**flow/run.sh**
```bash
#!/bin/bash
# the make line also repeats each setting of config.mk as NAME=value (left out here)
make -C /OpenROAD-flow-scripts/flow DESIGN_CONFIG=/design/flow/config.mk WORK_HOME=/design/flow/orfs CLKGATE_MAP_FILE= finish
```
**flow/config.mk**
```make
export PLATFORM = sky130hd
export DESIGN_NAME = GameModeEazy
export DESIGN_NICKNAME = GameModeEazy
export VERILOG_FILES = /design/flow/design.v
export SDC_FILE = /design/flow/constraint.sdc
export NUM_CORES = 4
export LEC_CHECK = 0
export CAP_MARGIN = 30
export CELL_PAD_IN_SITES_GLOBAL_PLACEMENT = 1
export CORE_MARGIN = 2
export CORE_UTILIZATION = 40
export CTS_CLUSTER_SIZE = 28
export GPL_TIMING_DRIVEN = 1
export HOLD_SLACK_MARGIN = 0.21
export MAX_ROUTING_LAYER = met4
export MIN_ROUTING_LAYER = met1
export PLACE_DENSITY_LB_ADDON = 0.02
export SLEW_MARGIN = 15
export TNS_END_PERCENT = 40
```
**flow/constraint.sdc**
```tcl
create_clock -name core_clock -period 28.0 [get_ports {clk}]
set_input_delay 5.6000 -clock core_clock [delete_from_list [all_inputs] [get_ports {clk}]]
set_output_delay 5.6000 -clock core_clock [all_outputs]
set_load 0.01 [all_outputs]
```
**flow/design.v**
```verilog
`timescale 1ns / 1ps
module judge(
	input [63:0]num,
	output [15:0] judge
    );
assign judge[0] = (num[3:0]==4'b0000)?1'b0:1'b1;	
assign judge[1] = (num[7:4]==4'b0000)?1'b0:1'b1;
assign judge[2] = (num[11:8]==4'b0000)?1'b0:1'b1;
assign judge[3] = (num[15:12]==4'b0000)?1'b0:1'b1;
assign judge[4] = (num[19:16]==4'b0000)?1'b0:1'b1;
assign judge[5] = (num[23:20]==4'b0000)?1'b0:1'b1;
assign judge[6] = (num[27:24]==4'b0000)?1'b0:1'b1;
assign judge[7] = (num[31:28]==4'b0000)?1'b0:1'b1;
assign judge[8] = (num[35:32]==4'b0000)?1'b0:1'b1;
assign judge[9] = (num[39:36]==4'b0000)?1'b0:1'b1;
assign judge[10] = (num[43:40]==4'b0000)?1'b0:1'b1;
assign judge[11] = (num[47:44]==4'b0000)?1'b0:1'b1;
assign judge[12] = (num[51:48]==4'b0000)?1'b0:1'b1;
assign judge[13] = (num[55:52]==4'b0000)?1'b0:1'b1;
assign judge[14] = (num[59:56]==4'b0000)?1'b0:1'b1;
assign judge[15] = (num[63:60]==4'b0000)?1'b0:1'b1;
endmodule
`timescale 1ns / 1ps
module GameModeEazy(
input wire clk,
input wire rst,
input wire load,
input wire [63:0] load_board,
input wire [3:0]btn,
input wire [3:0]mode,
output wire [63:0] num,
output wire [15:0] judge
    );
reg [63:0] num_reg; 
reg [63:0] num_reg_last;
reg [3:0]position_reg;
reg [1:0]count;
assign num = num_reg;
judge m0(.num(num),.judge(judge));
always @ (posedge clk)
if (rst) begin
	num_reg = 64'b0001000000000000000000000000000000000000000000000000000000010000;
	count = 2'b00;
end
else if (load) begin
	num_reg = load_board;
end
else if (mode==4'b0011) begin
	if (count==2'b11) count=2'b00; else count=count+1'b1;
	num_reg_last=num_reg;
		if (btn[0]==1)
		begin		
			if (num_reg[3:0]==4'b0000)
				begin
					num_reg[3:0]=num_reg[19:16];
					num_reg[19:16]=4'b0000;
				end
			if (num_reg[7:4]==4'b0000)
				begin
					num_reg[7:4]=num_reg[23:20];
					num_reg[23:20]=4'b0000;
				end	
			if (num_reg[11:8]==4'b0000)
				begin
					num_reg[11:8]=num_reg[27:24];
					num_reg[27:24]=4'b0000;
				end	
			if (num_reg[15:12]==4'b0000)
				begin
					num_reg[15:12]=num_reg[31:28];
					num_reg[31:28]=4'b0000;
				end	
			if (num_reg[19:16]==4'b0000)
				begin
					num_reg[19:16]=num_reg[35:32];
					num_reg[35:32]=4'b0000;
				end
			if (num_reg[23:20]==4'b0000)
				begin
					num_reg[23:20]=num_reg[39:36];
					num_reg[39:36]=4'b0000;
				end	
			if (num_reg[27:24]==4'b0000)
				begin
					num_reg[27:24]=num_reg[43:40];
					num_reg[43:40]=4'b0000;
				end	
			if (num_reg[31:28]==4'b0000)
				begin
					num_reg[31:28]=num_reg[47:44];
					num_reg[47:44]=4'b0000;
				end	
			if (num_reg[3:0]==4'b0000)
				begin
					num_reg[3:0]=num_reg[19:16];
					num_reg[19:16]=4'b0000;
				end
			if (num_reg[7:4]==4'b0000)
				begin
					num_reg[7:4]=num_reg[23:20];
					num_reg[23:20]=4'b0000;
				end	
			if (num_reg[11:8]==4'b0000)
				begin
					num_reg[11:8]=num_reg[27:24];
					num_reg[27:24]=4'b0000;
				end	
			if (num_reg[15:12]==4'b0000)
				begin
					num_reg[15:12]=num_reg[31:28];
					num_reg[31:28]=4'b0000;
				end	
			if (num_reg[35:32]==4'b0000)
				begin
					num_reg[35:32]=num_reg[51:48];
					num_reg[51:48]=4'b0000;
				end
			if (num_reg[39:36]==4'b0000)
				begin
					num_reg[39:36]=num_reg[55:52];
					num_reg[55:52]=4'b0000;
				end	
			if (num_reg[43:40]==4'b0000)
				begin
					num_reg[43:40]=num_reg[59:56];
					num_reg[59:56]=4'b0000;
				end	
			if (num_reg[47:44]==4'b0000)
				begin
					num_reg[47:44]=num_reg[63:60];
					num_reg[63:60]=4'b0000;
				end		
			if (num_reg[19:16]==4'b0000)
				begin
					num_reg[19:16]=num_reg[35:32];
					num_reg[35:32]=4'b0000;
				end
			if (num_reg[23:20]==4'b0000)
				begin
					num_reg[23:20]=num_reg[39:36];
					num_reg[39:36]=4'b0000;
				end	
			if (num_reg[27:24]==4'b0000)
				begin
					num_reg[27:24]=num_reg[43:40];
					num_reg[43:40]=4'b0000;
				end	
			if (num_reg[31:28]==4'b0000)
				begin
					num_reg[31:28]=num_reg[47:44];
					num_reg[47:44]=4'b0000;
				end	
			if (num_reg[3:0]==4'b0000)
				begin
					num_reg[3:0]=num_reg[19:16];
					num_reg[19:16]=4'b0000;
				end
			if (num_reg[7:4]==4'b0000)
				begin
					num_reg[7:4]=num_reg[23:20];
					num_reg[23:20]=4'b0000;
				end	
			if (num_reg[11:8]==4'b0000)
				begin
					num_reg[11:8]=num_reg[27:24];
					num_reg[27:24]=4'b0000;
				end	
			if (num_reg[15:12]==4'b0000)
				begin
					num_reg[15:12]=num_reg[31:28];
					num_reg[31:28]=4'b0000;
				end	
			if (num_reg[3:0]==num_reg[19:16] && num_reg[3:0]!=4'b0000)
				begin
					num_reg[3:0]=num_reg[3:0]+1'b1;
					num_reg[19:16]=4'b0000;
				end
			if (num_reg[7:4]==num_reg[23:20] && num_reg[7:4]!=4'b0000)
				begin
					num_reg[7:4]=num_reg[7:4]+1'b1;
					num_reg[23:20]=4'b0000;
				end	
			if (num_reg[11:8]==num_reg[27:24] && num_reg[11:8]!=4'b0000)
				begin
					num_reg[11:8]=num_reg[11:8]+1'b1;
					num_reg[27:24]=4'b0000;
				end	
			if (num_reg[15:12]==num_reg[31:28] && num_reg[15:12]!=4'b0000)
				begin
					num_reg[15:12]=num_reg[15:12]+1'b1;
					num_reg[31:28]=4'b0000;
				end	
			if (num_reg[35:32]==num_reg[19:16] && num_reg[35:32]!=4'b0000)
				begin
					num_reg[19:16]=num_reg[19:16]+1'b1;
					num_reg[35:32]=4'b0000;
				end
			if (num_reg[23:20]==num_reg[39:36] && num_reg[23:20]!=4'b000)
				begin
					num_reg[23:20]=num_reg[23:20]+1'b1;
					num_reg[39:36]=4'b0000;
				end	
			if (num_reg[43:40]==num_reg[27:24] && num_reg[43:40]!=4'b0000)
				begin
					num_reg[27:24]=num_reg[27:24]+1'b1;
					num_reg[43:40]=4'b0000;
				end	
			if (num_reg[47:44]==num_reg[31:28] && num_reg[47:44]!=4'b0000)
				begin
					num_reg[31:28]=num_reg[31:28]+1'b1;
					num_reg[47:44]=4'b0000;
				end	
			if (num_reg[35:32]==num_reg[51:48] && num_reg[35:32]!=4'b0000)
				begin
					num_reg[35:32]=num_reg[35:32]+1'b1;
					num_reg[51:48]=4'b0000;
				end
			if (num_reg[55:52]==num_reg[39:36] && num_reg[55:52]!=4'b0000) 
				begin
					num_reg[39:36]=num_reg[39:36]+1'b1;
					num_reg[55:52]=4'b0000;
				end	
			if (num_reg[43:40]==num_reg[59:56] && num_reg[43:40]!=4'b0000)
				begin
					num_reg[43:40]=num_reg[43:40]+1'b1;
					num_reg[59:56]=4'b0000;
				end	
			if (num_reg[47:44]==num_reg[63:60] && num_reg[47:44]!=4'b0000)
				begin
					num_reg[47:44]=num_reg[47:44]+1'b1;
					num_reg[63:60]=4'b0000;
				end		
			if (num_reg[3:0]==4'b0000)
				begin
					num_reg[3:0]=num_reg[19:16];
					num_reg[19:16]=4'b0000;
				end
			if (num_reg[7:4]==4'b0000)
				begin
					num_reg[7:4]=num_reg[23:20];
					num_reg[23:20]=4'b0000;
				end	
			if (num_reg[11:8]==4'b0000)
				begin
					num_reg[11:8]=num_reg[27:24];
					num_reg[27:24]=4'b0000;
				end	
			if (num_reg[15:12]==4'b0000)
				begin
					num_reg[15:12]=num_reg[31:28];
					num_reg[31:28]=4'b0000;
				end	
			if (num_reg[19:16]==4'b0000)
				begin
					num_reg[19:16]=num_reg[35:32];
					num_reg[35:32]=4'b0000;
				end
			if (num_reg[23:20]==4'b0000)
				begin
					num_reg[23:20]=num_reg[39:36];
					num_reg[39:36]=4'b0000;
				end	
			if (num_reg[27:24]==4'b0000)
				begin
					num_reg[27:24]=num_reg[43:40];
					num_reg[43:40]=4'b0000;
				end	
			if (num_reg[31:28]==4'b0000)
				begin
					num_reg[31:28]=num_reg[47:44];
					num_reg[47:44]=4'b0000;
				end	
			if (num_reg[3:0]==4'b0000)
				begin
					num_reg[3:0]=num_reg[19:16];
					num_reg[19:16]=4'b0000;
				end
			if (num_reg[7:4]==4'b0000)
				begin
					num_reg[7:4]=num_reg[23:20];
					num_reg[23:20]=4'b0000;
				end	
			if (num_reg[11:8]==4'b0000)
				begin
					num_reg[11:8]=num_reg[27:24];
					num_reg[27:24]=4'b0000;
				end	
			if (num_reg[15:12]==4'b0000)
				begin
					num_reg[15:12]=num_reg[31:28];
					num_reg[31:28]=4'b0000;
				end	
			if (num_reg[35:32]==4'b0000)
				begin
					num_reg[35:32]=num_reg[51:48];
					num_reg[51:48]=4'b0000;
				end
			if (num_reg[39:36]==4'b0000)
				begin
					num_reg[39:36]=num_reg[55:52];
					num_reg[55:52]=4'b0000;
				end	
			if (num_reg[43:40]==4'b0000)
				begin
					num_reg[43:40]=num_reg[59:56];
					num_reg[59:56]=4'b0000;
				end	
			if (num_reg[47:44]==4'b0000)
				begin
					num_reg[47:44]=num_reg[63:60];
					num_reg[63:60]=4'b0000;
				end		
			if (num_reg[19:16]==4'b0000)
				begin
					num_reg[19:16]=num_reg[35:32];
					num_reg[35:32]=4'b0000;
				end
			if (num_reg[23:20]==4'b0000)
				begin
					num_reg[23:20]=num_reg[39:36];
					num_reg[39:36]=4'b0000;
				end	
			if (num_reg[27:24]==4'b0000)
				begin
					num_reg[27:24]=num_reg[43:40];
					num_reg[43:40]=4'b0000;
				end	
			if (num_reg[31:28]==4'b0000)
				begin
					num_reg[31:28]=num_reg[47:44];
					num_reg[47:44]=4'b0000;
				end	
			if (num_reg[3:0]==4'b0000)
				begin
					num_reg[3:0]=num_reg[19:16];
					num_reg[19:16]=4'b0000;
				end
			if (num_reg[7:4]==4'b0000)
				begin
					num_reg[7:4]=num_reg[23:20];
					num_reg[23:20]=4'b0000;
				end	
			if (num_reg[11:8]==4'b0000)
				begin
					num_reg[11:8]=num_reg[27:24];
					num_reg[27:24]=4'b0000;
				end	
			if (num_reg[15:12]==4'b0000)
				begin
					num_reg[15:12]=num_reg[31:28];
					num_reg[31:28]=4'b0000;
				end	
			end		
	else if (btn[1]==1)
		begin	
			if (num_reg[51:48]==4'b0000)
				begin
					num_reg[51:48]=num_reg[35:32];
					num_reg[35:32]=4'b0000;
				end
			if (num_reg[55:52]==4'b0000)
				begin
					num_reg[55:52]=num_reg[39:36];
					num_reg[39:36]=4'b0000;
				end	
			if (num_reg[59:56]==4'b0000)
				begin
					num_reg[59:56]=num_reg[43:40];
					num_reg[43:40]=4'b0000;
				end	
			if (num_reg[63:60]==4'b0000)
				begin
					num_reg[63:60]=num_reg[47:44];
					num_reg[47:44]=4'b0000;
				end	
			if (num_reg[35:32]==4'b0000)
				begin
					num_reg[35:32]=num_reg[19:16];
					num_reg[19:16]=4'b0000;
				end
			if (num_reg[39:36]==4'b0000)
				begin
					num_reg[39:36]=num_reg[23:20];
					num_reg[23:20]=4'b0000;
				end	
			if (num_reg[43:40]==4'b0000)
				begin
					num_reg[43:40]=num_reg[27:24];
					num_reg[27:24]=4'b0000;
				end	
			if (num_reg[47:44]==4'b0000)
				begin
					num_reg[47:44]=num_reg[31:28];
					num_reg[31:28]=4'b0000;
				end	
			if (num_reg[51:48]==4'b0000)
				begin
					num_reg[51:48]=num_reg[35:32];
					num_reg[35:32]=4'b0000;
				end
			if (num_reg[55:52]==4'b0000)
				begin
					num_reg[55:52]=num_reg[39:36];
					num_reg[39:36]=4'b0000;
				end	
			if (num_reg[59:56]==4'b0000)
				begin
					num_reg[59:56]=num_reg[43:40];
					num_reg[43:40]=4'b0000;
				end	
			if (num_reg[63:60]==4'b0000)
				begin
					num_reg[63:60]=num_reg[47:44];
					num_reg[47:44]=4'b0000;
				end	
			if (num_reg[19:16]==4'b0000)
				begin
					num_reg[19:16]=num_reg[3:0];
					num_reg[3:0]=4'b0000;
				end
			if (num_reg[23:20]==4'b0000)
				begin
					num_reg[23:20]=num_reg[7:4];
					num_reg[7:4]=4'b0000;
				end	
			if (num_reg[27:24]==4'b0000)
				begin
					num_reg[27:24]=num_reg[11:8];
					num_reg[11:8]=4'b0000;
				end	
			if (num_reg[31:28]==4'b0000)
				begin
					num_reg[31:28]=num_reg[15:12];
					num_reg[15:12]=4'b0000;
				end		
			if (num_reg[35:32]==4'b0000)
				begin
					num_reg[35:32]=num_reg[19:16];
					num_reg[19:16]=4'b0000;
				end
			if (num_reg[39:36]==4'b0000)
				begin
					num_reg[39:36]=num_reg[23:20];
					num_reg[23:20]=4'b0000;
				end	
			if (num_reg[43:40]==4'b0000)
				begin
					num_reg[43:40]=num_reg[27:24];
					num_reg[27:24]=4'b0000;
				end	
			if (num_reg[47:44]==4'b0000)
				begin
					num_reg[47:44]=num_reg[31:28];
					num_reg[31:28]=4'b0000;
				end	
			if (num_reg[51:48]==4'b0000)
				begin
					num_reg[51:48]=num_reg[35:32];
					num_reg[35:32]=4'b0000;
				end
			if (num_reg[55:52]==4'b0000)
				begin
					num_reg[55:52]=num_reg[39:36];
					num_reg[39:36]=4'b0000;
				end	
			if (num_reg[59:56]==4'b0000)
				begin
					num_reg[59:56]=num_reg[43:40];
					num_reg[43:40]=4'b0000;
				end	
			if (num_reg[63:60]==4'b0000)
				begin
					num_reg[63:60]=num_reg[47:44];
					num_reg[47:44]=4'b0000;
				end	
			if (num_reg[51:48]==num_reg[35:32] && num_reg[51:48]!=4'b0000)
				begin
					num_reg[51:48]=num_reg[51:48]+1'b1;
					num_reg[35:32]=4'b0000;
				end
			if (num_reg[55:52]==num_reg[39:36] && num_reg[55:52]!=4'b0000)
				begin
					num_reg[55:52]=num_reg[55:52]+1'b1;
					num_reg[39:36]=4'b0000;
				end	
			if (num_reg[59:56]==num_reg[43:40] && num_reg[59:56]!=4'b0000)
				begin
					num_reg[59:56]=num_reg[59:56]+1'b1;
					num_reg[43:40]=4'b0000;
				end	
			if (num_reg[63:60]==num_reg[47:44] && num_reg[63:60]!=4'b0000)
				begin
					num_reg[63:60]=num_reg[63:60]+1'b1;
					num_reg[47:44]=4'b0000;
				end	
			if (num_reg[35:32]==num_reg[19:16] && num_reg[35:32]!=4'b0000)
				begin
					num_reg[35:32]=num_reg[35:32]+1'b1;
					num_reg[19:16]=4'b0000;
				end
			if (num_reg[39:36]==num_reg[23:20] && num_reg[39:36]!=4'b0000)
				begin
					num_reg[39:36]=num_reg[39:36]+1'b1;
					num_reg[23:20]=4'b0000;
				end	
			if (num_reg[43:40]==num_reg[27:24] && num_reg[43:40]!=4'b0000)
				begin
					num_reg[43:40]=num_reg[43:40]+1'b1;
					num_reg[27:24]=4'b0000;
				end	
			if (num_reg[47:44]==num_reg[31:28] && num_reg[47:44]!=4'b0000)
				begin
					num_reg[47:44]=num_reg[47:44]+1'b1;
					num_reg[31:28]=4'b0000;
				end	
			if (num_reg[19:16]==num_reg[3:0] && num_reg[19:16]!=4'b0000)
				begin
					num_reg[19:16]=num_reg[19:16]+1'b1;
					num_reg[3:0]=4'b0000;
				end
			if (num_reg[23:20]==num_reg[7:4] && num_reg[23:20]!=4'b0000)
				begin
					num_reg[23:20]=num_reg[23:20]+1'b1;
					num_reg[7:4]=4'b0000;
				end	
			if (num_reg[27:24]==num_reg[11:8] && num_reg[27:24]!=4'b0000)
				begin
					num_reg[27:24]=num_reg[27:24]+1'b1;
					num_reg[11:8]=4'b0000;
				end	
			if (num_reg[31:28]==num_reg[15:12] && num_reg[31:28]!=4'b0000)
				begin
					num_reg[31:28]=num_reg[31:28]+1'b1;
					num_reg[15:12]=4'b0000;
				end		
			if (num_reg[51:48]==4'b0000)
				begin
					num_reg[51:48]=num_reg[35:32];
					num_reg[35:32]=4'b0000;
				end
			if (num_reg[55:52]==4'b0000)
				begin
					num_reg[55:52]=num_reg[39:36];
					num_reg[39:36]=4'b0000;
				end	
			if (num_reg[59:56]==4'b0000)
				begin
					num_reg[59:56]=num_reg[43:40];
					num_reg[43:40]=4'b0000;
				end	
			if (num_reg[63:60]==4'b0000)
				begin
					num_reg[63:60]=num_reg[47:44];
					num_reg[47:44]=4'b0000;
				end	
			if (num_reg[35:32]==4'b0000)
				begin
					num_reg[35:32]=num_reg[19:16];
					num_reg[19:16]=4'b0000;
				end
			if (num_reg[39:36]==4'b0000)
				begin
					num_reg[39:36]=num_reg[23:20];
					num_reg[23:20]=4'b0000;
				end	
			if (num_reg[43:40]==4'b0000)
				begin
					num_reg[43:40]=num_reg[27:24];
					num_reg[27:24]=4'b0000;
				end	
			if (num_reg[47:44]==4'b0000)
				begin
					num_reg[47:44]=num_reg[31:28];
					num_reg[31:28]=4'b0000;
				end	
			if (num_reg[51:48]==4'b0000)
				begin
					num_reg[51:48]=num_reg[35:32];
					num_reg[35:32]=4'b0000;
				end
			if (num_reg[55:52]==4'b0000)
				begin
					num_reg[55:52]=num_reg[39:36];
					num_reg[39:36]=4'b0000;
				end	
			if (num_reg[59:56]==4'b0000)
				begin
					num_reg[59:56]=num_reg[43:40];
					num_reg[43:40]=4'b0000;
				end	
			if (num_reg[63:60]==4'b0000)
				begin
					num_reg[63:60]=num_reg[47:44];
					num_reg[47:44]=4'b0000;
				end	
			if (num_reg[19:16]==4'b0000)
				begin
					num_reg[19:16]=num_reg[3:0];
					num_reg[3:0]=4'b0000;
				end
			if (num_reg[23:20]==4'b0000)
				begin
					num_reg[23:20]=num_reg[7:4];
					num_reg[7:4]=4'b0000;
				end	
			if (num_reg[27:24]==4'b0000)
				begin
					num_reg[27:24]=num_reg[11:8];
					num_reg[11:8]=4'b0000;
				end	
			if (num_reg[31:28]==4'b0000)
				begin
					num_reg[31:28]=num_reg[15:12];
					num_reg[15:12]=4'b0000;
				end		
			if (num_reg[35:32]==4'b0000)
				begin
					num_reg[35:32]=num_reg[19:16];
					num_reg[19:16]=4'b0000;
				end
			if (num_reg[39:36]==4'b0000)
				begin
					num_reg[39:36]=num_reg[23:20];
					num_reg[23:20]=4'b0000;
				end	
			if (num_reg[43:40]==4'b0000)
				begin
					num_reg[43:40]=num_reg[27:24];
					num_reg[27:24]=4'b0000;
				end	
			if (num_reg[47:44]==4'b0000)
				begin
					num_reg[47:44]=num_reg[31:28];
					num_reg[31:28]=4'b0000;
				end	
			if (num_reg[51:48]==4'b0000)
				begin
					num_reg[51:48]=num_reg[35:32];
					num_reg[35:32]=4'b0000;
				end
			if (num_reg[55:52]==4'b0000)
				begin
					num_reg[55:52]=num_reg[39:36];
					num_reg[39:36]=4'b0000;
				end	
			if (num_reg[59:56]==4'b0000)
				begin
					num_reg[59:56]=num_reg[43:40];
					num_reg[43:40]=4'b0000;
				end	
			if (num_reg[63:60]==4'b0000)
				begin
					num_reg[63:60]=num_reg[47:44];
					num_reg[47:44]=4'b0000;
				end	
			end	
	else if(btn[2]==1)
	begin
			if (num_reg[3:0]==4'b0000)
				begin
					num_reg[3:0]=num_reg[7:4];
					num_reg[7:4]=4'b0000;
				end
			if (num_reg[19:16]==4'b0000)
				begin
					num_reg[19:16]=num_reg[23:20];
					num_reg[23:20]=4'b0000;
				end	
			if (num_reg[35:32]==4'b0000)
				begin
					num_reg[35:32]=num_reg[39:36];
					num_reg[39:36]=4'b0000;
				end	
			if (num_reg[51:48]==4'b0000)
				begin
					num_reg[51:48]=num_reg[55:52];
					num_reg[55:52]=4'b0000;
				end	
			if (num_reg[7:4]==4'b0000)
				begin
					num_reg[7:4]=num_reg[11:8];
					num_reg[11:8]=4'b0000;
				end
			if (num_reg[23:20]==4'b0000)
				begin
					num_reg[23:20]=num_reg[27:24];
					num_reg[27:24]=4'b0000;
				end	
			if (num_reg[39:36]==4'b0000)
				begin
					num_reg[39:36]=num_reg[43:40];
					num_reg[43:40]=4'b0000;
				end	
			if (num_reg[55:52]==4'b0000)
				begin
					num_reg[55:52]=num_reg[59:56];
					num_reg[59:56]=4'b0000;
				end	
			if (num_reg[3:0]==4'b0000)
				begin
					num_reg[3:0]=num_reg[7:4];
					num_reg[7:4]=4'b0000;
				end
			if (num_reg[19:16]==4'b0000)
				begin
					num_reg[19:16]=num_reg[23:20];
					num_reg[23:20]=4'b0000;
				end	
			if (num_reg[35:32]==4'b0000)
				begin
					num_reg[35:32]=num_reg[39:36];
					num_reg[39:36]=4'b0000;
				end	
			if (num_reg[51:48]==4'b0000)
				begin
					num_reg[51:48]=num_reg[55:52];
					num_reg[55:52]=4'b0000;
				end	
			if (num_reg[11:8]==4'b0000)
				begin
					num_reg[11:8]=num_reg[15:12];
					num_reg[15:12]=4'b0000;
				end
			if (num_reg[27:24]==4'b0000)
				begin
					num_reg[27:24]=num_reg[31:28];
					num_reg[31:28]=4'b0000;
				end	
			if (num_reg[43:40]==4'b0000)
				begin
					num_reg[43:40]=num_reg[47:44];
					num_reg[47:44]=4'b0000;
				end	
			if (num_reg[59:56]==4'b0000)
				begin
					num_reg[59:56]=num_reg[63:60];
					num_reg[63:60]=4'b0000;
				end		
			if (num_reg[7:4]==4'b0000)
				begin
					num_reg[7:4]=num_reg[11:8];
					num_reg[11:8]=4'b0000;
				end
			if (num_reg[23:20]==4'b0000)
				begin
					num_reg[23:20]=num_reg[27:24];
					num_reg[27:24]=4'b0000;
				end	
			if (num_reg[39:36]==4'b0000)
				begin
					num_reg[39:36]=num_reg[43:40];
					num_reg[43:40]=4'b0000;
				end	
			if (num_reg[55:52]==4'b0000)
				begin
					num_reg[55:52]=num_reg[59:56];
					num_reg[59:56]=4'b0000;
				end	
			if (num_reg[3:0]==4'b0000)
				begin
					num_reg[3:0]=num_reg[7:4];
					num_reg[7:4]=4'b0000;
				end
			if (num_reg[19:16]==4'b0000)
				begin
					num_reg[19:16]=num_reg[23:20];
					num_reg[23:20]=4'b0000;
				end	
			if (num_reg[35:32]==4'b0000)
				begin
					num_reg[35:32]=num_reg[39:36];
					num_reg[39:36]=4'b0000;
				end	
			if (num_reg[51:48]==4'b0000)
				begin
					num_reg[51:48]=num_reg[55:52];
					num_reg[55:52]=4'b0000;
				end	
			if (num_reg[3:0]==num_reg[7:4] && num_reg[3:0]!=4'b0000)
				begin
					num_reg[3:0]=num_reg[3:0]+1'b1;
					num_reg[7:4]=4'b0000;
				end
			if (num_reg[19:16]==num_reg[23:20] && num_reg[19:16]!=4'b0000)
				begin
					num_reg[19:16]=num_reg[19:16]+1'b1;
					num_reg[23:20]=4'b0000;
				end	
			if (num_reg[35:32]==num_reg[39:36] && num_reg[35:32]!=4'b0000)
				begin
					num_reg[35:32]=num_reg[35:32]+1'b1;
					num_reg[39:36]=4'b0000;
				end	
			if (num_reg[51:48]==num_reg[55:52] && num_reg[51:48]!=4'b0000)
				begin
					num_reg[51:48]=num_reg[51:48]+1'b1;
					num_reg[55:52]=4'b0000;
				end	
			if (num_reg[7:4]==num_reg[11:8] && num_reg[7:4]!=4'b0000)
				begin
					num_reg[7:4]=num_reg[7:4]+1'b1;
					num_reg[11:8]=4'b0000;
				end
			if (num_reg[23:20]==num_reg[27:24] && num_reg[23:20]!=4'b0000)
				begin
					num_reg[23:20]=num_reg[23:20]+1'b1;
					num_reg[27:24]=4'b0000;
				end	
			if (num_reg[39:36]==num_reg[43:40] && num_reg[39:36]!=4'b0000)
				begin
					num_reg[39:36]=num_reg[39:36]+1'b1;
					num_reg[43:40]=4'b0000;
				end	
			if (num_reg[55:52]==num_reg[59:56] && num_reg[55:52]!=4'b0000)
				begin
					num_reg[55:52]=num_reg[55:52]+1'b1;
					num_reg[59:56]=4'b0000;
				end	
			if (num_reg[11:8]==num_reg[15:12] && num_reg[11:8]!=4'b0000)
				begin
					num_reg[11:8]=num_reg[11:8]+1'b1;
					num_reg[15:12]=4'b0000;
				end
			if (num_reg[27:24]==num_reg[31:28] && num_reg[27:24]!=4'b0000)
				begin
					num_reg[27:24]=num_reg[27:24]+1'b1;
					num_reg[31:28]=4'b0000;
				end	
			if (num_reg[43:40]==num_reg[47:44] && num_reg[43:40]!=4'b0000)
				begin
					num_reg[43:40]=num_reg[43:40]+1'b1;
					num_reg[47:44]=4'b0000;
				end	
			if (num_reg[59:56]==num_reg[63:60] && num_reg[59:56]!=4'b0000)
				begin
					num_reg[59:56]=num_reg[59:56]+1'b1;
					num_reg[63:60]=4'b0000;
				end		
			if (num_reg[3:0]==4'b0000)
				begin
					num_reg[3:0]=num_reg[7:4];
					num_reg[7:4]=4'b0000;
				end
			if (num_reg[19:16]==4'b0000)
				begin
					num_reg[19:16]=num_reg[23:20];
					num_reg[23:20]=4'b0000;
				end	
			if (num_reg[35:32]==4'b0000)
				begin
					num_reg[35:32]=num_reg[39:36];
					num_reg[39:36]=4'b0000;
				end	
			if (num_reg[51:48]==4'b0000)
				begin
					num_reg[51:48]=num_reg[55:52];
					num_reg[55:52]=4'b0000;
				end	
			if (num_reg[7:4]==4'b0000)
				begin
					num_reg[7:4]=num_reg[11:8];
					num_reg[11:8]=4'b0000;
				end
			if (num_reg[23:20]==4'b0000)
				begin
					num_reg[23:20]=num_reg[27:24];
					num_reg[27:24]=4'b0000;
				end	
			if (num_reg[39:36]==4'b0000)
				begin
					num_reg[39:36]=num_reg[43:40];
					num_reg[43:40]=4'b0000;
				end	
			if (num_reg[55:52]==4'b0000)
				begin
					num_reg[55:52]=num_reg[59:56];
					num_reg[59:56]=4'b0000;
				end	
			if (num_reg[3:0]==4'b0000)
				begin
					num_reg[3:0]=num_reg[7:4];
					num_reg[7:4]=4'b0000;
				end
			if (num_reg[19:16]==4'b0000)
				begin
					num_reg[19:16]=num_reg[23:20];
					num_reg[23:20]=4'b0000;
				end	
			if (num_reg[35:32]==4'b0000)
				begin
					num_reg[35:32]=num_reg[39:36];
					num_reg[39:36]=4'b0000;
				end	
			if (num_reg[51:48]==4'b0000)
				begin
					num_reg[51:48]=num_reg[55:52];
					num_reg[55:52]=4'b0000;
				end	
			if (num_reg[11:8]==4'b0000)
				begin
					num_reg[11:8]=num_reg[15:12];
					num_reg[15:12]=4'b0000;
				end
			if (num_reg[27:24]==4'b0000)
				begin
					num_reg[27:24]=num_reg[31:28];
					num_reg[31:28]=4'b0000;
				end	
			if (num_reg[43:40]==4'b0000)
				begin
					num_reg[43:40]=num_reg[47:44];
					num_reg[47:44]=4'b0000;
				end	
			if (num_reg[59:56]==4'b0000)
				begin
					num_reg[59:56]=num_reg[63:60];
					num_reg[63:60]=4'b0000;
				end		
			if (num_reg[7:4]==4'b0000)
				begin
					num_reg[7:4]=num_reg[11:8];
					num_reg[11:8]=4'b0000;
				end
			if (num_reg[23:20]==4'b0000)
				begin
					num_reg[23:20]=num_reg[27:24];
					num_reg[27:24]=4'b0000;
				end	
			if (num_reg[39:36]==4'b0000)
				begin
					num_reg[39:36]=num_reg[43:40];
					num_reg[43:40]=4'b0000;
				end	
			if (num_reg[55:52]==4'b0000)
				begin
					num_reg[55:52]=num_reg[59:56];
					num_reg[59:56]=4'b0000;
				end	
			if (num_reg[3:0]==4'b0000)
				begin
					num_reg[3:0]=num_reg[7:4];
					num_reg[7:4]=4'b0000;
				end
			if (num_reg[19:16]==4'b0000)
				begin
					num_reg[19:16]=num_reg[23:20];
					num_reg[23:20]=4'b0000;
				end	
			if (num_reg[35:32]==4'b0000)
				begin
					num_reg[35:32]=num_reg[39:36];
					num_reg[39:36]=4'b0000;
				end	
			if (num_reg[51:48]==4'b0000)
				begin
					num_reg[51:48]=num_reg[55:52];
					num_reg[55:52]=4'b0000;
				end	
		end	
	else if(btn[3]==1)
	begin		
			if (num_reg[15:12]==4'b0000)
				begin
					num_reg[15:12]=num_reg[11:8];
					num_reg[11:8]=4'b0000;
				end
			if (num_reg[31:28]==4'b0000)
				begin
					num_reg[31:28]=num_reg[27:24];
					num_reg[27:24]=4'b0000;
				end	
			if (num_reg[47:44]==4'b0000)
				begin
					num_reg[47:44]=num_reg[43:40];
					num_reg[43:40]=4'b0000;
				end	
			if (num_reg[63:60]==4'b0000)
				begin
					num_reg[63:60]=num_reg[59:56];
					num_reg[59:56]=4'b0000;
				end	
			if (num_reg[11:8]==4'b0000)
				begin
					num_reg[11:8]=num_reg[7:4];
					num_reg[7:4]=4'b0000;
				end
			if (num_reg[27:24]==4'b0000)
				begin
					num_reg[27:24]=num_reg[23:20];
					num_reg[23:20]=4'b0000;
				end	
			if (num_reg[43:40]==4'b0000)
				begin
					num_reg[43:40]=num_reg[39:36];
					num_reg[39:36]=4'b0000;
				end	
			if (num_reg[59:56]==4'b0000)
				begin
					num_reg[59:56]=num_reg[55:52];
					num_reg[55:52]=4'b0000;
				end	
			if (num_reg[15:12]==4'b0000)
				begin
					num_reg[15:12]=num_reg[11:8];
					num_reg[11:8]=4'b0000;
				end
			if (num_reg[31:28]==4'b0000)
				begin
					num_reg[31:28]=num_reg[27:24];
					num_reg[27:24]=4'b0000;
				end	
			if (num_reg[47:44]==4'b0000)
				begin
					num_reg[47:44]=num_reg[43:40];
					num_reg[43:40]=4'b0000;
				end	
			if (num_reg[63:60]==4'b0000)
				begin
					num_reg[63:60]=num_reg[59:56];
					num_reg[59:56]=4'b0000;
				end	
			if (num_reg[7:4]==4'b0000)
				begin
					num_reg[7:4]=num_reg[3:0];
					num_reg[3:0]=4'b0000;
				end
			if (num_reg[23:20]==4'b0000)
				begin
					num_reg[23:20]=num_reg[19:16];
					num_reg[19:16]=4'b0000;
				end	
			if (num_reg[39:36]==4'b0000)
				begin
					num_reg[39:36]=num_reg[35:32];
					num_reg[35:32]=4'b0000;
				end	
			if (num_reg[55:52]==4'b0000)
				begin
					num_reg[55:52]=num_reg[51:48];
					num_reg[51:48]=4'b0000;
				end		
			if (num_reg[11:8]==4'b0000)
				begin
					num_reg[11:8]=num_reg[7:4];
					num_reg[7:4]=4'b0000;
				end
			if (num_reg[27:24]==4'b0000)
				begin
					num_reg[27:24]=num_reg[23:20];
					num_reg[23:20]=4'b0000;
				end	
			if (num_reg[43:40]==4'b0000)
				begin
					num_reg[43:40]=num_reg[39:36];
					num_reg[39:36]=4'b0000;
				end	
			if (num_reg[59:56]==4'b0000)
				begin
					num_reg[59:56]=num_reg[55:52];
					num_reg[55:52]=4'b0000;
				end	
			if (num_reg[15:12]==4'b0000)
				begin
					num_reg[15:12]=num_reg[11:8];
					num_reg[11:8]=4'b0000;
				end
			if (num_reg[31:28]==4'b0000)
				begin
					num_reg[31:28]=num_reg[27:24];
					num_reg[27:24]=4'b0000;
				end	
			if (num_reg[47:44]==4'b0000)
				begin
					num_reg[47:44]=num_reg[43:40];
					num_reg[43:40]=4'b0000;
				end	
			if (num_reg[63:60]==4'b0000)
				begin
					num_reg[63:60]=num_reg[59:56];
					num_reg[59:56]=4'b0000;
				end	
			if (num_reg[15:12]==num_reg[11:8] && num_reg[15:12]!=4'b0000)
				begin
					num_reg[15:12]=num_reg[15:12]+1'b1;
					num_reg[11:8]=4'b0000;
				end
			if (num_reg[31:28]==num_reg[27:24] && num_reg[31:28]!=4'b0000)
				begin
					num_reg[31:28]=num_reg[31:28]+1'b1;
					num_reg[27:24]=4'b0000;
				end	
			if (num_reg[47:44]==num_reg[43:40] && num_reg[47:44]!=4'b0000)
				begin
					num_reg[47:44]=num_reg[47:44]+1'b1;
					num_reg[43:40]=4'b0000;
				end	
			if (num_reg[63:60]==num_reg[59:56] && num_reg[63:60]!=4'b0000)
				begin
					num_reg[63:60]=num_reg[63:60]+1'b1;
					num_reg[59:56]=4'b0000;
				end	
			if (num_reg[11:8]==num_reg[7:4] && num_reg[11:8]!=4'b0000)
				begin
					num_reg[11:8]=num_reg[11:8]+1'b1;
					num_reg[7:4]=4'b0000;
				end
			if (num_reg[27:24]==num_reg[23:20] && num_reg[27:24]!=4'b0000)
				begin
					num_reg[27:24]=num_reg[27:24]+1'b1;
					num_reg[23:20]=4'b0000;
				end	
			if (num_reg[43:40]==num_reg[39:36] && num_reg[43:40]!=4'b0000)
				begin
					num_reg[43:40]=num_reg[43:40]+1'b1;
					num_reg[39:36]=4'b0000;
				end	
			if (num_reg[59:56]==num_reg[55:52] && num_reg[59:56]!=4'b0000)
				begin
					num_reg[59:56]=num_reg[59:56]+1'b1;
					num_reg[55:52]=4'b0000;
				end	
			if (num_reg[7:4]==num_reg[3:0] && num_reg[7:4]!=4'b0000)
				begin
					num_reg[7:4]=num_reg[7:4]+1'b1;
					num_reg[3:0]=4'b0000;
				end
			if (num_reg[23:20]==num_reg[19:16] && num_reg[23:20]!=4'b0000)
				begin
					num_reg[23:20]=num_reg[23:20]+1'b1;
					num_reg[19:16]=4'b0000;
				end	
			if (num_reg[39:36]==num_reg[35:32] && num_reg[39:36]!=4'b0000)
				begin
					num_reg[39:36]=num_reg[39:36]+1'b1;
					num_reg[35:32]=4'b0000;
				end	
			if (num_reg[55:52]==num_reg[51:48] && num_reg[55:52]!=4'b0000)
				begin
					num_reg[55:52]=num_reg[55:52]+1'b1;
					num_reg[51:48]=4'b0000;
				end		
			if (num_reg[15:12]==4'b0000)
				begin
					num_reg[15:12]=num_reg[11:8];
					num_reg[11:8]=4'b0000;
				end
			if (num_reg[31:28]==4'b0000)
				begin
					num_reg[31:28]=num_reg[27:24];
					num_reg[27:24]=4'b0000;
				end	
			if (num_reg[47:44]==4'b0000)
				begin
					num_reg[47:44]=num_reg[43:40];
					num_reg[43:40]=4'b0000;
				end	
			if (num_reg[63:60]==4'b0000)
				begin
					num_reg[63:60]=num_reg[59:56];
					num_reg[59:56]=4'b0000;
				end	
			if (num_reg[11:8]==4'b0000)
				begin
					num_reg[11:8]=num_reg[7:4];
					num_reg[7:4]=4'b0000;
				end
			if (num_reg[27:24]==4'b0000)
				begin
					num_reg[27:24]=num_reg[23:20];
					num_reg[23:20]=4'b0000;
				end	
			if (num_reg[43:40]==4'b0000)
				begin
					num_reg[43:40]=num_reg[39:36];
					num_reg[39:36]=4'b0000;
				end	
			if (num_reg[59:56]==4'b0000)
				begin
					num_reg[59:56]=num_reg[55:52];
					num_reg[55:52]=4'b0000;
				end	
			if (num_reg[15:12]==4'b0000)
				begin
					num_reg[15:12]=num_reg[11:8];
					num_reg[11:8]=4'b0000;
				end
			if (num_reg[31:28]==4'b0000)
				begin
					num_reg[31:28]=num_reg[27:24];
					num_reg[27:24]=4'b0000;
				end	
			if (num_reg[47:44]==4'b0000)
				begin
					num_reg[47:44]=num_reg[43:40];
					num_reg[43:40]=4'b0000;
				end	
			if (num_reg[63:60]==4'b0000)
				begin
					num_reg[63:60]=num_reg[59:56];
					num_reg[59:56]=4'b0000;
				end	
			if (num_reg[7:4]==4'b0000)
				begin
					num_reg[7:4]=num_reg[3:0];
					num_reg[3:0]=4'b0000;
				end
			if (num_reg[23:20]==4'b0000)
				begin
					num_reg[23:20]=num_reg[19:16];
					num_reg[19:16]=4'b0000;
				end	
			if (num_reg[39:36]==4'b0000)
				begin
					num_reg[39:36]=num_reg[35:32];
					num_reg[35:32]=4'b0000;
				end	
			if (num_reg[55:52]==4'b0000)
				begin
					num_reg[55:52]=num_reg[51:48];
					num_reg[51:48]=4'b0000;
				end		
			if (num_reg[11:8]==4'b0000)
				begin
					num_reg[11:8]=num_reg[7:4];
					num_reg[7:4]=4'b0000;
				end
			if (num_reg[27:24]==4'b0000)
				begin
					num_reg[27:24]=num_reg[23:20];
					num_reg[23:20]=4'b0000;
				end	
			if (num_reg[43:40]==4'b0000)
				begin
					num_reg[43:40]=num_reg[39:36];
					num_reg[39:36]=4'b0000;
				end	
			if (num_reg[59:56]==4'b0000)
				begin
					num_reg[59:56]=num_reg[55:52];
					num_reg[55:52]=4'b0000;
				end	
			if (num_reg[15:12]==4'b0000)
				begin
					num_reg[15:12]=num_reg[11:8];
					num_reg[11:8]=4'b0000;
				end
			if (num_reg[31:28]==4'b0000)
				begin
					num_reg[31:28]=num_reg[27:24];
					num_reg[27:24]=4'b0000;
				end	
			if (num_reg[47:44]==4'b0000)
				begin
					num_reg[47:44]=num_reg[43:40];
					num_reg[43:40]=4'b0000;
				end	
			if (num_reg[63:60]==4'b0000)
				begin
					num_reg[63:60]=num_reg[59:56];
					num_reg[59:56]=4'b0000;
				end	
		end	
		if (num_reg !=num_reg_last) begin
		if (count==2'b00) position_reg=4'b0000;
		if (count==2'b01) position_reg=4'b0101;
		if (count==2'b10) position_reg=4'b1010;
		if (count==2'b11) position_reg=4'b1111;
		if (num_reg[4*position_reg+3]!=0 || num_reg[4*position_reg+2]!=0 || num_reg[4*position_reg+1]!=0 ||num_reg[4*position_reg]!=0) position_reg=(position_reg==4'b1111)?4'b0000:position_reg+1'b1;
		if (num_reg[4*position_reg+3]!=0 || num_reg[4*position_reg+2]!=0 || num_reg[4*position_reg+1]!=0 ||num_reg[4*position_reg]!=0) position_reg=(position_reg==4'b1111)?4'b0000:position_reg+1'b1;
		if (num_reg[4*position_reg+3]!=0 || num_reg[4*position_reg+2]!=0 || num_reg[4*position_reg+1]!=0 ||num_reg[4*position_reg]!=0) position_reg=(position_reg==4'b1111)?4'b0000:position_reg+1'b1;
		if (num_reg[4*position_reg+3]!=0 || num_reg[4*position_reg+2]!=0 || num_reg[4*position_reg+1]!=0 ||num_reg[4*position_reg]!=0) position_reg=(position_reg==4'b1111)?4'b0000:position_reg+1'b1;
		if (num_reg[4*position_reg+3]!=0 || num_reg[4*position_reg+2]!=0 || num_reg[4*position_reg+1]!=0 ||num_reg[4*position_reg]!=0) position_reg=(position_reg==4'b1111)?4'b0000:position_reg+1'b1;
		if (num_reg[4*position_reg+3]!=0 || num_reg[4*position_reg+2]!=0 || num_reg[4*position_reg+1]!=0 ||num_reg[4*position_reg]!=0) position_reg=(position_reg==4'b1111)?4'b0000:position_reg+1'b1;
		if (num_reg[4*position_reg+3]!=0 || num_reg[4*position_reg+2]!=0 || num_reg[4*position_reg+1]!=0 ||num_reg[4*position_reg]!=0) position_reg=(position_reg==4'b1111)?4'b0000:position_reg+1'b1;
		if (num_reg[4*position_reg+3]!=0 || num_reg[4*position_reg+2]!=0 || num_reg[4*position_reg+1]!=0 ||num_reg[4*position_reg]!=0) position_reg=(position_reg==4'b1111)?4'b0000:position_reg+1'b1;
		if (num_reg[4*position_reg+3]!=0 || num_reg[4*position_reg+2]!=0 || num_reg[4*position_reg+1]!=0 ||num_reg[4*position_reg]!=0) position_reg=(position_reg==4'b1111)?4'b0000:position_reg+1'b1;
		if (num_reg[4*position_reg+3]!=0 || num_reg[4*position_reg+2]!=0 || num_reg[4*position_reg+1]!=0 ||num_reg[4*position_reg]!=0) position_reg=(position_reg==4'b1111)?4'b0000:position_reg+1'b1;
		if (num_reg[4*position_reg+3]!=0 || num_reg[4*position_reg+2]!=0 || num_reg[4*position_reg+1]!=0 ||num_reg[4*position_reg]!=0) position_reg=(position_reg==4'b1111)?4'b0000:position_reg+1'b1;
		if (num_reg[4*position_reg+3]!=0 || num_reg[4*position_reg+2]!=0 || num_reg[4*position_reg+1]!=0 ||num_reg[4*position_reg]!=0) position_reg=(position_reg==4'b1111)?4'b0000:position_reg+1'b1;
		if (num_reg[4*position_reg+3]!=0 || num_reg[4*position_reg+2]!=0 || num_reg[4*position_reg+1]!=0 ||num_reg[4*position_reg]!=0) position_reg=(position_reg==4'b1111)?4'b0000:position_reg+1'b1;
		if (num_reg[4*position_reg+3]!=0 || num_reg[4*position_reg+2]!=0 || num_reg[4*position_reg+1]!=0 ||num_reg[4*position_reg]!=0) position_reg=(position_reg==4'b1111)?4'b0000:position_reg+1'b1;
		if (num_reg[4*position_reg+3]!=0 || num_reg[4*position_reg+2]!=0 || num_reg[4*position_reg+1]!=0 ||num_reg[4*position_reg]!=0) position_reg=(position_reg==4'b1111)?4'b0000:position_reg+1'b1;
		if (num_reg[4*position_reg+3]!=0 || num_reg[4*position_reg+2]!=0 || num_reg[4*position_reg+1]!=0 ||num_reg[4*position_reg]!=0) position_reg=(position_reg==4'b1111)?4'b0000:position_reg+1'b1;
		if (num_reg[3:0]>4'b0111 || num_reg[7:4]>4'b0111 || num_reg[11:8]>4'b0111 || num_reg[15:12]>4'b0111 || 
			 num_reg[19:16]>4'b0111 || num_reg[23:20]>4'b0111 || num_reg[27:24]>4'b0111 || num_reg[31:28]>4'b0111 ||
			 num_reg[35:32]>4'b0111 || num_reg[39:36]>4'b0111 || num_reg[43:40]>4'b0111 || num_reg[47:44]>4'b0111 ||
			 num_reg[51:48]>4'b0111 || num_reg[55:52]>4'b0111 || num_reg[59:56]>4'b0111 || num_reg[63:60]>4'b0111)
		num_reg[4*position_reg +: 4]=4'b0010;
		else
		num_reg[4*position_reg +: 4]=4'b0001;
	end	
end	
endmodule
```
==> results.toml, run 1 <==
# flow metrics
[synth]
edf_count = 3
synth_nets = 7016
adder_share_pct = 3.203
netlist_area_sq_um = 45000
area_leaders = "a21oi_1 6.9%, nor2_1 5.0%, nand2_1 4.9%"
synth-main-ff-cell = "dfxtp_1"
ys_types = 149
ys_ff = 69
async_flop_share_pct = 0
top_area_cell = "a21oi_1"
yosys_area_sq_um = 45000
syn-instance-count = 6829
top_cell = "a21oi_1"
syn_avg_cell_area_sq_um = 6.589
synthSimpleGateAreaFrac_pct = 28.18
top_logic_kind = "AND-OR/OR-AND gates"
yosys.area_share.xor_xnor_pct = 6.206
yosys_warnings = 1
synth.area.mux_share_pct = 8.139
yosys_cells = 6829
synth_seq_share_pct = 3.137
aoi_share_pct = 44.26
synthTopCellsByCount = "620 x a21oi_1, 602 x nor2_1, 592 x nand2_1"
yosysTopAreaCellShare_pct = 6.896

[cells_and_area]
fin_cells = 8581
stdcell_area_sq_um = 52110
layout.nets = 7242
utilization_pct = 46.51
comb_area_sq_um = 41760
syn_to_final_growth_pct = 15.80
regArea_sq_um = 1420
fill_cells = 11934

[final_timing]
max_freq_mhz = 36.64
relSlewSlack_pct = 28.41
finalClockPeriodUsage_pct = 97.49
period_needed_ns = 27.30
worst_pin_slew_ns = 1.066
slew_viol_final = 0
fin_ws_ns = 0.7041
setup_violations = 0
final_hold_viol_count = 0
skew_ns = 0.01227
worst_hold_slack_ns = 0.5868

[run]
warnings = 71
maxCapViolations = 0

[cts]
clkTransAtPathRegs_ns = 0.07
h-tree-depth = 3
cts_tree = "built"
insertion_delay_ns = 0.39
root_buffer = "clkbuf_16"
cts_buffer_depth = 2
cts_hold_buf = 0
cts_sinks = 69
cts_inserted_buffers = 9

[outcome]
status = "no timing/DRC/antenna violations"

[global_routing]
grt_pass1_vias = 57050
grt_pass1_wl_microns = 399500
grt_max_degree = 68
grt_usage_pct = 47.17
antenna_found_initial = 19
grt_overflow = 0

[place]
dp.cells = 8496
place_congestion = 1.084
io_buffers = 154
dpl.hpwl_microns = 221500
pre_cts_ws_ns = -0.2321
post_dp_cell_area_sq_um = 50110

[routing]
via_per_inst = 7.334
routedWlPerCell_microns = 32.83
wirelength_microns = 281700
antenna_left = 0
drc = 0
dr.pass1.iters = 8
via_count = 62933
drtIter0Drc = 8685

[critical_path]
worstPathArrival_ns = 27.53
crit_path_top_delay_cell = "nor3_1"
rr_startpoint = "num_reg[25]$_SDFFE_PP0P_"
cp-startpoint = "btn[1]"
cp-start-kind = "primary input"
path_class = "primary input to flop"
cp.required_ns = 28.23
cp_num_buf_inv = 18
path_depth = 86
crit_fanout = 42
max_stage_delay_ns = 0.82
endpoint_kind = "flop"
reg2reg_to = "num_reg[48]$_SDFFE_PP0P_"
path_delay_family = "multiplexers"
reg2reg_slack_ns = 0.96
crit_path_end = "num_reg[48]$_SDFFE_PP0P_"
reg2reg_depth = 110

[hold_path]
hold_depth = 2
holdPathEnd = "count[0]$_SDFFE_PP0P_"
hold_start = "count[0]$_SDFFE_PP0P_"
hold_path.class = "flop to flop"

[floorplan]
die_area_sq_um = 115200
initial_core_util_pct = 40.16
die_x_microns = 339.4
coreArea_sq_um = 112000
io_pins = 155
die_y_microns = 339.4
rows = 123
-- layout make-up --
cell class / count / share of cell area (%)
timing repair buffer: 677 / 10.78
clock buffer: 10 / 0.4802
inverter: 277 / 2.034
antenna: 21 / 0.1008
multi-input combinational: 6021 / 80.14
sequential: 69 / 2.725
clock inverter: 6 / 0.1417
tap: 1500 / 3.602
-- through the flow --
stage | setup TNS, ns
after floorplan | 0
after CTS | 0
after global placement | 0
after detailed placement | -0.2321
after global routing | -0.2291
final | 0
-- routing by layer --
| metal | part of all wire, % | track usage (%) | vias up |
|---|---|---|---|
| li1 | - | - | 27104 |
| met1 | 39 | 59.42 | 30280 |
| met2 | 41 | 67.12 | 4562 |
| met3 | 13 | 12.21 | 987 |
| met4 | 7.7 | 28.34 | 0 |
| met5 | 0 | - | - |
-- what timing repair did --
item	in CTS	in global routing
pin swaps	3	36
setup buffers	6	39
endpoints found under the setup margin	1	66
gates cloned	0	1
gates resized	5	259
==> run 2, diff against run 1 <==
- CAP_MARGIN: 30 -> 0
- CELL_PAD_IN_SITES_DETAIL_PLACEMENT: unset -> 2
- CELL_PAD_IN_SITES_GLOBAL_PLACEMENT: 1 -> unset
- CORE_UTILIZATION: 40 -> 45
- CTS_CLUSTER_DIAMETER: unset -> 197
- CTS_CLUSTER_SIZE: 28 -> 92
- GPL_ROUTABILITY_DRIVEN: unset -> 1
- GPL_TIMING_DRIVEN: 1 -> 0
- HOLD_SLACK_MARGIN: 0.21 -> unset
- MIN_ROUTING_LAYER: met1 -> unset
- PLACE_DENSITY: unset -> 0.92
- PLACE_DENSITY_LB_ADDON: 0.02 -> unset
- SLEW_MARGIN: 15 -> 20
- TNS_END_PERCENT: 40 -> 65
- clock period: 28.0 -> 36.5 ns (I/O delays scaled with it)
==> run 2 against run 1 <==
Net effect:
- die area decreased by 11%
- area after synthesis is the same
- synthesized cell count unchanged
- the run now fails in 3_5_place_dp
==> results.toml, run 2 <==
# yosys + openroad results
[synth]
yosys_area_sq_um = 45000
syn-instance-count = 6829
top_logic_kind = "AND-OR/OR-AND gates"
yosys_cells = 6829
yosys.area_share.xor_xnor_pct = 6.206
syn_avg_cell_area_sq_um = 6.589
synthTopCellsByCount = "620 x a21oi_1, 602 x nor2_1, 592 x nand2_1"
yosys_warnings = 1
synth_nets = 7016
synth_seq_share_pct = 3.137
top_cell = "a21oi_1"
aoi_share_pct = 44.26
adder_share_pct = 3.203
ys_ff = 69
area_leaders = "a21oi_1 6.9%, nor2_1 5.0%, nand2_1 4.9%"
yosysTopAreaCellShare_pct = 6.896
top_area_cell = "a21oi_1"
ys_types = 149
async_flop_share_pct = 0
synthSimpleGateAreaFrac_pct = 28.18
netlist_area_sq_um = 45000
edf_count = 3
synth-main-ff-cell = "dfxtp_1"
synth.area.mux_share_pct = 8.139

[outcome]
lastStage = "3_5_place_dp"
status = "stopped before the end"
error = "[ERROR DPL-0033] detailed placement checks failed during check placement."

[place]
place_congestion = 1.396
io_buffers = 151

[floorplan]
io_pins = 155
die_y_microns = 320.2
rows = 115
die_x_microns = 320.2
initial_core_util_pct = 45.59
coreArea_sq_um = 98710
die_area_sq_um = 102500
run 2: per-stage QoR:
stage / hold WS, ns / cells / setup WS, ns / setup TNS, ns / area [sq um]
after floorplan: 0.5268 / 6829 / 7.640 / 0 / 45000
after global placement: 0.5480 / 8267 / -0.9206 / -5.856 / 48120
==> run 3, diff against run 2 <==
- ABC_AREA: unset -> 0
- CAP_MARGIN: 0 -> 20
- CELL_PAD_IN_SITES_DETAIL_PLACEMENT: 2 -> 1
- CELL_PAD_IN_SITES_GLOBAL_PLACEMENT: unset -> 2
- CORE_MARGIN: 2 -> 3
- CORE_UTILIZATION: 45 -> 51
- CTS_CLUSTER_DIAMETER: 197 -> 29
- CTS_CLUSTER_SIZE: 92 -> 76
- GPL_TIMING_DRIVEN: 0 -> unset
- HOLD_SLACK_MARGIN: unset -> 0.06
- MAX_ROUTING_LAYER: met4 -> met5
- MIN_ROUTING_LAYER: unset -> met1
- PLACE_DENSITY: 0.92 -> unset
- PLACE_DENSITY_LB_ADDON: unset -> 0.12
- SLEW_MARGIN: 20 -> 15
- TNS_END_PERCENT: 65 -> unset
- clock period: 36.5 -> 18.3 ns (I/O delays scaled with it)
==> run 3 against run 2 <==
Net effect:
- die area decreased by 10%
- synthesized cell count unchanged
- the flow stops in 3_1_place_gp_skip_io
- area after synthesis unchanged
==> results.toml, run 3 <==
# yosys + openroad results
[outcome]
status = "stopped before the end"
lastStage = "3_1_place_gp_skip_io"
error = "[ERROR FLW-0024] Place density exceeds 1.0 (current PLACE_DENSITY_LB_ADDON =  0.12). Please check if the value of  PLACE_DENSITY_LB_ADDON is between 0 and 0.99."

[floorplan]
die_area_sq_um = 91830
die_y_microns = 303.0
die_x_microns = 303.0
coreArea_sq_um = 87160
rows = 108
initial_core_util_pct = 51.63

[synth]
top_area_cell = "a21oi_1"
synth_nets = 7016
synthTopCellsByCount = "620 x a21oi_1, 602 x nor2_1, 592 x nand2_1"
edf_count = 3
yosys_warnings = 1
ys_types = 149
synth_seq_share_pct = 3.137
ys_ff = 69
area_leaders = "a21oi_1 6.9%, nor2_1 5.0%, nand2_1 4.9%"
yosys_area_sq_um = 45000
netlist_area_sq_um = 45000
synth.area.mux_share_pct = 8.139
adder_share_pct = 3.203
yosys_cells = 6829
yosys.area_share.xor_xnor_pct = 6.206
yosysTopAreaCellShare_pct = 6.896
synth-main-ff-cell = "dfxtp_1"
async_flop_share_pct = 0
top_cell = "a21oi_1"
syn_avg_cell_area_sq_um = 6.589
aoi_share_pct = 44.26
synthSimpleGateAreaFrac_pct = 28.18
top_logic_kind = "AND-OR/OR-AND gates"
syn-instance-count = 6829
==> run 4, diff against run 3 <==
- ABC_AREA: 0 -> unset
- CELL_PAD_IN_SITES_DETAIL_PLACEMENT: 1 -> unset
- CELL_PAD_IN_SITES_GLOBAL_PLACEMENT: 2 -> unset
- CORE_ASPECT_RATIO: unset -> 1.23
- CORE_MARGIN: 3 -> 2
- CORE_UTILIZATION: 51 -> 18
- CTS_CLUSTER_DIAMETER: 29 -> 231
- CTS_CLUSTER_SIZE: 76 -> unset
- HOLD_SLACK_MARGIN: 0.06 -> unset
- MAX_ROUTING_LAYER: met5 -> unset
- MIN_ROUTING_LAYER: met1 -> unset
- PLACE_DENSITY_LB_ADDON: 0.12 -> 0.06
- SETUP_SLACK_MARGIN: unset -> 5.0
- TNS_END_PERCENT: unset -> 95
- clock period: 18.3 -> 32.5 ns (I/O delays scaled with it)
==> run 4 against run 3 <==
Net effect:
- die area rose to 2.8 times the previous value
- synthesized cell count did not move
- the run now finishes clean
- area after synthesis did not move
==> results.toml, run 4 <==
# flow metrics
[critical_path]
endpoint_kind = "flop"
max_stage_delay_ns = 0.60
cp.required_ns = 32.76
worstPathArrival_ns = 27.26
cp_common_cell = "mux4_2"
reg2reg_depth = 114
reg2reg_slack_ns = 5.78
path_depth = 84
crit_path_end = "num_reg[41]$_SDFFE_PP0P_"
path_delay_family = "AND-OR/OR-AND gates"
path_class = "primary input to flop"
cp-startpoint = "btn[1]"
reg2reg_to = "num_reg[41]$_SDFFE_PP0P_"
crit_path_top_delay_cell = "or4_1"
crit_fanout = 16
cp_num_buf_inv = 16
rr_startpoint = "num_reg[20]$_SDFFE_PP0P_"
cp-start-kind = "primary input"

[synth]
synth_nets = 7016
edf_count = 3
adder_share_pct = 3.203
synth-main-ff-cell = "dfxtp_1"
yosys.area_share.xor_xnor_pct = 6.206
synthTopCellsByCount = "620 x a21oi_1, 602 x nor2_1, 592 x nand2_1"
yosys_warnings = 1
ys_types = 149
yosysTopAreaCellShare_pct = 6.896
synthSimpleGateAreaFrac_pct = 28.18
yosys_area_sq_um = 45000
yosys_cells = 6829
syn-instance-count = 6829
top_cell = "a21oi_1"
top_logic_kind = "AND-OR/OR-AND gates"
area_leaders = "a21oi_1 6.9%, nor2_1 5.0%, nand2_1 4.9%"
ys_ff = 69
netlist_area_sq_um = 45000
syn_avg_cell_area_sq_um = 6.589
synth_seq_share_pct = 3.137
top_area_cell = "a21oi_1"
aoi_share_pct = 44.26
synth.area.mux_share_pct = 8.139
async_flop_share_pct = 0

[final_timing]
max_freq_mhz = 37.05
setup_violations = 0
finalClockPeriodUsage_pct = 83.06
period_needed_ns = 26.99
final_hold_viol_count = 0
relSlewSlack_pct = 17.72
slew_viol_final = 0
rsz0062_at_grt = "no"
fin_tns_setup_ns = 0
worst_pin_slew_ns = 1.223
fin_ws_ns = 5.506
skew_ns = 0.02621

[routing]
antenna_left = 0
via_per_inst = 5.865
dr.pass1.iters = 8
drtIter0Drc = 5780
drc = 0
wirelength_microns = 348700
routedWlPerCell_microns = 33.69
via_count = 60705

[floorplan]
die_x_microns = 454.8
coreArea_sq_um = 248700
die_area_sq_um = 254000
io_pins = 155
die_y_microns = 558.5
rows = 203
initial_core_util_pct = 18.10

[hold_path]
holdPathEnd = "count[1]$_SDFFE_PP0P_"
hold_start = "count[1]$_SDFFE_PP0P_"
hold_depth = 2
hold_path.class = "flop to flop"

[outcome]
status = "no timing/DRC/antenna violations"

[cells_and_area]
utilization_pct = 22.61
syn_to_final_growth_pct = 24.96
layout.nets = 7248
fin_cells = 10351

[global_routing]
antenna_found_initial = 35
grt_max_degree = 51
grt_pass1_wl_microns = 475600
grt_pass1_vias = 58637
grt_usage_pct = 26.14
grt_overflow = 0

[cts]
cts_inserted_buffers = 9
cts_hold_buf = 0
h-tree-depth = 3
cts_sinks = 69
clkTransAtPathRegs_ns = 0.07
cts_tree = "built"
cts_buffer_depth = 2
insertion_delay_ns = 0.43
root_buffer = "clkbuf_16"

[place]
place_congestion = 0.9806
dpl.hpwl_microns = 280200
pre_cts_ws_ns = 1.167
io_buffers = 154
dp.cells = 10141

[run]
warnings = 73
maxCapViolations = 0
==> run 4: what timing repair did <==
item	CTS	global route
gates cloned	2	5
pin swaps	56	90
resized	328	280
buffers inserted	77	102
setup endpoints to repair	67	65
==> run 4: stage by stage <==
step / cell area (sq um) / hold WS (ns)
5_1_grt: 56220 / 0.6102
3_3_place_gp: 51460 / 0.5547
4_1_cts: 53990 / 0.5767
3_5_place_dp: 51520 / 0.5670
6_report: 56230 / 0.5837
2_1_floorplan: 45070 / 0.5268
==> run 4: layer usage <==
| metal | vias to the layer above | share of wire [%] | GRT usage, % |
|---|---|---|---|
| li1 | 27087 | - | - |
| met1 | 30522 | 39 | 29.95 |
| met2 | 2361 | 49 | 45.80 |
| met3 | 721 | 4.9 | 3.214 |
| met4 | 14 | 7.6 | 16.36 |
| met5 | - | 0.028 | 0 |
==> run 4: final cells by class <==
class | instances | area, sq um
Fill cell | 28113 | 192400
Multi-Input combinational cell | 6022 | 43290
Timing Repair Buffer | 682 | 5983
Tap cell | 3280 | 4104
Sequential cell | 69 | 1443
Inverter | 277 | 1105
Clock buffer | 12 | 246.5
Clock inverter | 4 | 47.55
Antenna cell | 5 | 12.51
==> run 5, diff against run 4 <==
- ABC_AREA: unset -> 1
- CORE_ASPECT_RATIO: 1.23 -> unset
- CORE_UTILIZATION: 18 -> 27
- CTS_CLUSTER_DIAMETER: 231 -> 322
- CTS_CLUSTER_SIZE: unset -> 100
- GPL_ROUTABILITY_DRIVEN: 1 -> unset
- HOLD_SLACK_MARGIN: unset -> -0.09
- PLACE_DENSITY_LB_ADDON: 0.06 -> unset
- SETUP_SLACK_MARGIN: 5.0 -> unset
- SLEW_MARGIN: 15 -> 20
- TNS_END_PERCENT: 95 -> unset
- clock period: 32.5 -> 28.0 ns (I/O delays scaled with it)
==> run 5 against run 4 <==
Net effect:
- setup slack got worse by 1.0 ns
- die area is 46% lower
- cell area down 30%
- core utilization rose by 6.8 points
- flip-flop count stayed put
- critical path type unchanged
- still clean on timing, DRC and antenna
- largest cell class unchanged
- hold slack got worse by 0.019 ns
- first-iteration DRC count fell by 11%
- cell count decreased by 16%
- critical path depth up 44
- register-to-register slack got worse by 1.0 ns
==> results.toml, run 5 <==
# flow metrics
[outcome]
status = "no timing/DRC/antenna violations"

[synth]
adder_share_pct = 3.854
top_logic_kind = "simple AND/OR/NAND/NOR gates"
area_leaders = "nand2_1 25%, nand3_1 14%, inv_1 7.4%"
yosysTopAreaCellShare_pct = 25.01
yosys_area_sq_um = 36360
edf_count = 3
synth_seq_share_pct = 3.881
syn_avg_cell_area_sq_um = 5.263
ys_types = 77
yosys_warnings = 1
netlist_area_sq_um = 36360
async_flop_share_pct = 0
synth.area.mux_share_pct = 0.03097
syn-instance-count = 6909
synthSimpleGateAreaFrac_pct = 63.87
synth-main-ff-cell = "dfxtp_1"
top_cell = "nand2_1"
yosys.area_share.xor_xnor_pct = 3.878
top_area_cell = "nand2_1"
synthTopCellsByCount = "2423 x nand2_1, 1031 x nand3_1, 718 x inv_1"
synth_nets = 7096
ys_ff = 69
yosys_cells = 6909
aoi_share_pct = 11.27

[global_routing]
grt_pass1_wl_microns = 252200
grt_usage_pct = 23.67
antenna_found_initial = 5
grt_max_degree = 62
grt_overflow = 0
grt_pass1_vias = 41762

[critical_path]
path_class = "primary input to flop"
path_depth = 128
cp-start-kind = "primary input"
crit_fanout = 25
cp-startpoint = "btn[3]"
cp_common_cell = "nand3_1"
rr_startpoint = "num_reg[37]$_SDFFE_PP0P_"
reg2reg_slack_ns = 4.76
cp.required_ns = 28.32
crit_path_end = "num_reg[24]$_SDFFE_PP0P_"
crit_path_top_delay_cell = "clkinv_1"
path_delay_family = "simple AND/OR/NAND/NOR gates"
worstPathArrival_ns = 23.82
endpoint_kind = "flop"
max_stage_delay_ns = 0.73
reg2reg_to = "num_reg[24]$_SDFFE_PP0P_"
reg2reg_depth = 156
cp_num_buf_inv = 9

[final_timing]
relSlewSlack_pct = 31.95
final_hold_viol_count = 0
fin_tns_setup_ns = 0
setup_violations = 0
max_freq_mhz = 42.54
rsz0062_at_grt = "no"
finalClockPeriodUsage_pct = 83.95
slew_viol_final = 0
worst_pin_slew_ns = 1.020
period_needed_ns = 23.50
skew_ns = 0.02565

[routing]
drtIter0Drc = 5146
wirelength_microns = 170500
dr.pass1.iters = 7
drc = 0
via_per_inst = 5.333
via_count = 46609
antenna_left = 0
routedWlPerCell_microns = 19.51

[cells_and_area]
syn_to_final_growth_pct = 8.086
layout.nets = 7150

[cts]
root_buffer = "clkbuf_16"
cts_inserted_buffers = 9
h-tree-depth = 3
clkTransAtPathRegs_ns = 0.07
cts_tree = "built"
post_cts_resize_count = 0
insertion_delay_ns = 0.41
cts_sinks = 69
post_cts_buffers = 0
cts_hold_buf = 0
cts_buffer_depth = 2

[hold_path]
holdPathEnd = "count[0]$_SDFFE_PP0P_"
hold_path.class = "flop to flop"
hold_depth = 2
hold_start = "count[0]$_SDFFE_PP0P_"

[floorplan]
rows = 134
coreArea_sq_um = 133600
initial_core_util_pct = 27.21
die_x_microns = 371.0
die_area_sq_um = 137600
io_pins = 155
die_y_microns = 371.0

[run]
maxCapViolations = 0
warnings = 71

[place]
dpl.hpwl_microns = 138500
io_buffers = 154
place_congestion = 1.037
==> run 5: routing by layer <==
| layer | part of all wire (%) | up-vias | GRT usage [%] |
|---|---|---|---|
| met2 | 41 | 2313 | 35.34 |
| met4 | 5.0 | 4 | 10.50 |
| met5 | 0.040 | - | 0 |
| met1 | 43 | 21382 | 32.60 |
| li1 | - | 22571 | - |
| met3 | 11 | 339 | 4.707 |
==> run 5: layout make-up <==
| type | instances | area (sq um) |
|---|---|---|
| Multi-Input combinational cell | 5826 | 30180 |
| Clock inverter | 7 | 65.06 |
| Sequential cell | 69 | 1411 |
| Fill cell | 15223 | 94320 |
| Clock buffer | 9 | 225.2 |
| Antenna cell | 3 | 7.507 |
| Timing Repair Buffer | 211 | 1939 |
| Tap cell | 1768 | 2212 |
| Inverter | 846 | 3263 |
==> run 5: metrics by stage <==
stage                     cell area (sq um)  util [%]  hold WS, ns  std cells  worst slack (ns)
after detailed placement              39010     29.19       0.5507       8720             4.690
final                                 39300     29.41       0.5647       8739             4.495
after global placement                39000     29.19       0.5483       8720             4.985
after CTS                             39300     29.41       0.5618       8736             5.019
after floorplan                       36360         -       0.5134       6909             8.344
after global routing                  39300     29.41       0.5999       8736             2.655
